==> trial 17 <==
==> flow/design.v (excerpt) <==
 module radar(  input clk, input rst, input echo, input [1:0] boton_cambiar_grados, output done, output trigger,
 output [15:0] distance, output PWM, input ultra);
Settings: LEC_CHECK=0, ABC_AREA=1, CAP_MARGIN=20, CELL_PAD_IN_SITES_GLOBAL_PLACEMENT=1, CORE_MARGIN=2, CORE_UTILIZATION=37, CTS_CLUSTER_DIAMETER=333, CTS_CLUSTER_SIZE=100, HOLD_SLACK_MARGIN=0.15, SLEW_MARGIN=5; clock period 25.0 ns.
run.sh (not shown) runs the stock make flow with config.mk's settings and CLKGATE_MAP_FILE=.
==> inputs of trial 79, as changes to trial 17 <==
==> flow/config.mk (replaced) <==
export PLATFORM = sky130hd
export DESIGN_NAME = radar
export DESIGN_NICKNAME = radar
export VERILOG_FILES = /design/flow/design.v
export SDC_FILE = /design/flow/constraint.sdc
export NUM_CORES = 4
export LEC_CHECK = 0
export CAP_MARGIN = 20
export CORE_ASPECT_RATIO = 1.6
export CORE_MARGIN = 2
export CORE_UTILIZATION = 40
export GPL_ROUTABILITY_DRIVEN = 0
export SLEW_MARGIN = 20
==> inputs of trial 16, as changes to trial 17 <==
==> flow/config.mk (replaced) <==
export PLATFORM = sky130hd
export DESIGN_NAME = radar
export DESIGN_NICKNAME = radar
export VERILOG_FILES = /design/flow/design.v
export SDC_FILE = /design/flow/constraint.sdc
export NUM_CORES = 4
export LEC_CHECK = 0
export ABC_AREA = 1
export CAP_MARGIN = 20
export CORE_MARGIN = 2
export CORE_UTILIZATION = 72
export CTS_CLUSTER_SIZE = 15
export HOLD_SLACK_MARGIN = 0.28
export PLACE_DENSITY_LB_ADDON = 0.06
export SETUP_SLACK_MARGIN = 0.35
export SLEW_MARGIN = 20
==> flow/constraint.sdc (replaced) <==
create_clock -name core_clock -period 12.0 [get_ports {clk}]
set_input_delay 2.4000 -clock core_clock [delete_from_list [all_inputs] [get_ports {clk}]]
set_output_delay 2.4000 -clock core_clock [all_outputs]
set_load 0.01 [all_outputs]
==> comparison table <==
Critical Path Start: trial 16 -; trial 79 ultrasonido2.countEcho[10]; trial 17 ultrasonido2.countEcho[6]
Final Core Density: trial 16 -; trial 79 43.2%; trial 17 39.6%
Avg WL per Cell: trial 16 -; trial 79 20.5 um; trial 17 15.9 um
Area share of the largest cell type after synthesis: trial 16 16.8%; trial 79 11.3%; trial 17 16.8%
Total count of hold-check failures in the final report: trial 16 -; trial 79 0; trial 17 0
CP bufs+invs: trial 16 -; trial 79 4; trial 17 15
Sequential share of cell area: trial 16 -; trial 79 10.6%; trial 17 9.82%
Logic gate fraction of the total cell area: trial 16 -; trial 79 77.8%; trial 17 71.9%
Run status: trial 16 stopped before the end; trial 79 complete, no violations; trial 17 complete, no violations
Stage where the flow stopped: trial 16 detailed placement; trial 79 -; trial 17 -
Floorplan Utilization: trial 16 72.9%; trial 79 40.4%; trial 17 37.5%
Cell depth of the worst hold path: trial 16 -; trial 79 1; trial 17 1
Final weighted congestion in routability-driven placement: trial 16 1.06; trial 79 -; trial 17 0.917
Metal2 WL: trial 16 -; trial 79 35900 um; trial 17 34200 um
Highest routed metal layer: trial 16 -; trial 79 met4; trial 17 met4

========
==> 08-09: inputs <==
radar again, from the RTL that the note above started with.
## radar
 module radar(  input clk, input rst, input echo, input [1:0] boton_cambiar_grados, output done, output trigger,
 output [15:0] distance, output PWM, input ultra);
Settings: LEC_CHECK=0, ABC_AREA=0, CAP_MARGIN=20, CELL_PAD_IN_SITES_GLOBAL_PLACEMENT=1, CORE_MARGIN=2, CORE_UTILIZATION=61, CTS_CLUSTER_DIAMETER=333, CTS_CLUSTER_SIZE=100, HOLD_SLACK_MARGIN=0.15, SLEW_MARGIN=20; clock period 25.0 ns.
==> inputs of 06-17, as changes to 08-09 <==
--- a/flow/config.mk
+++ b/flow/config.mk
@@ -9,8 +9,10 @@
 export CAP_MARGIN = 20
 export CELL_PAD_IN_SITES_GLOBAL_PLACEMENT = 1
+export CORE_ASPECT_RATIO = 1.6
 export CORE_MARGIN = 2
-export CORE_UTILIZATION = 61
-export CTS_CLUSTER_DIAMETER = 333
-export CTS_CLUSTER_SIZE = 100
-export HOLD_SLACK_MARGIN = 0.15
-export SLEW_MARGIN = 20
+export CORE_UTILIZATION = 40
+export CTS_CLUSTER_DIAMETER = 179
+export GPL_ROUTABILITY_DRIVEN = 0
+export GPL_TIMING_DRIVEN = 0
+export SLEW_MARGIN = 40
+export TNS_END_PERCENT = 35
==> inputs of 05-01, as changes to 08-09 <==
==> flow/config.mk (replaced) <==
export PLATFORM = sky130hd
export DESIGN_NAME = radar
export DESIGN_NICKNAME = radar
export VERILOG_FILES = /design/flow/design.v
export SDC_FILE = /design/flow/constraint.sdc
export NUM_CORES = 4
export LEC_CHECK = 0
export CAP_MARGIN = 20
export CELL_PAD_IN_SITES_GLOBAL_PLACEMENT = 1
export CORE_ASPECT_RATIO = 1.78
export CORE_MARGIN = 2
export CORE_UTILIZATION = 32
export CTS_CLUSTER_DIAMETER = 393
export GPL_ROUTABILITY_DRIVEN = 0
export PLACE_DENSITY_LB_ADDON = 0.01
export SLEW_MARGIN = 20
export TNS_END_PERCENT = 25
==> flow/constraint.sdc (replaced) <==
create_clock -name core_clock -period 39.6 [get_ports {clk}]
set_input_delay 7.9200 -clock core_clock [delete_from_list [all_inputs] [get_ports {clk}]]
set_output_delay 7.9200 -clock core_clock [all_outputs]
set_load 0.01 [all_outputs]
==> inputs of 10-05, as changes to 08-09 <==
==> flow/config.mk (replaced) <==
export PLATFORM = sky130hd
export DESIGN_NAME = radar
export DESIGN_NICKNAME = radar
export VERILOG_FILES = /design/flow/design.v
export SDC_FILE = /design/flow/constraint.sdc
export NUM_CORES = 4
export LEC_CHECK = 0
export ABC_AREA = 1
export CAP_MARGIN = 20
export CORE_MARGIN = 2
export CORE_UTILIZATION = 72
export CTS_CLUSTER_DIAMETER = 239
export CTS_CLUSTER_SIZE = 76
export PLACE_DENSITY_LB_ADDON = 0.13
export SETUP_SLACK_MARGIN = -0.5
export SLEW_MARGIN = 20
==> flow/constraint.sdc (replaced) <==
create_clock -name core_clock -period 13.7 [get_ports {clk}]
set_input_delay 2.7400 -clock core_clock [delete_from_list [all_inputs] [get_ports {clk}]]
set_output_delay 2.7400 -clock core_clock [all_outputs]
set_load 0.01 [all_outputs]
==> qor summary <==
	08-09	05-01	10-05	06-17
Result of the run	no timing/DRC/antenna violations	no timing/DRC/antenna violations	stopped before the end	no timing/DRC/antenna violations
Stage where the flow stopped	-	-	clock tree synthesis (4_1_cts)	-
Start of the worst register-to-register path	ultrasonido2.countEcho[10]	ultrasonido2.countEcho[10]	-	ultrasonido2.countEcho[8]
Clock tree from TritonCTS	yes	yes	-	yes
Capture instance of the worst register-to-register path	ultrasonido2.distance[10]	ultrasonido2.distance[8]	-	ultrasonido2.distance[10]
# resized after CTS	0	0	-	0
Critical Path Stages	65	66	-	70
Chip area	34700 sq um	65500 sq um	32300 sq um	52600 sq um
Cells after Synth	2725	2725	3731	2725
Depth of the worst hold-timing path	2	1	-	1
Combinational Gates	2330	2330	-	2330
Critical Path Sink	ultrasonido2.distance[10]	ultrasonido2.distance[8]	-	ultrasonido2.distance[10]
Die height	186 um	340 um	180 um	289 um
Xor-xnor portion of the synthesized cell area	0.122	0.122	0.0451	0.122
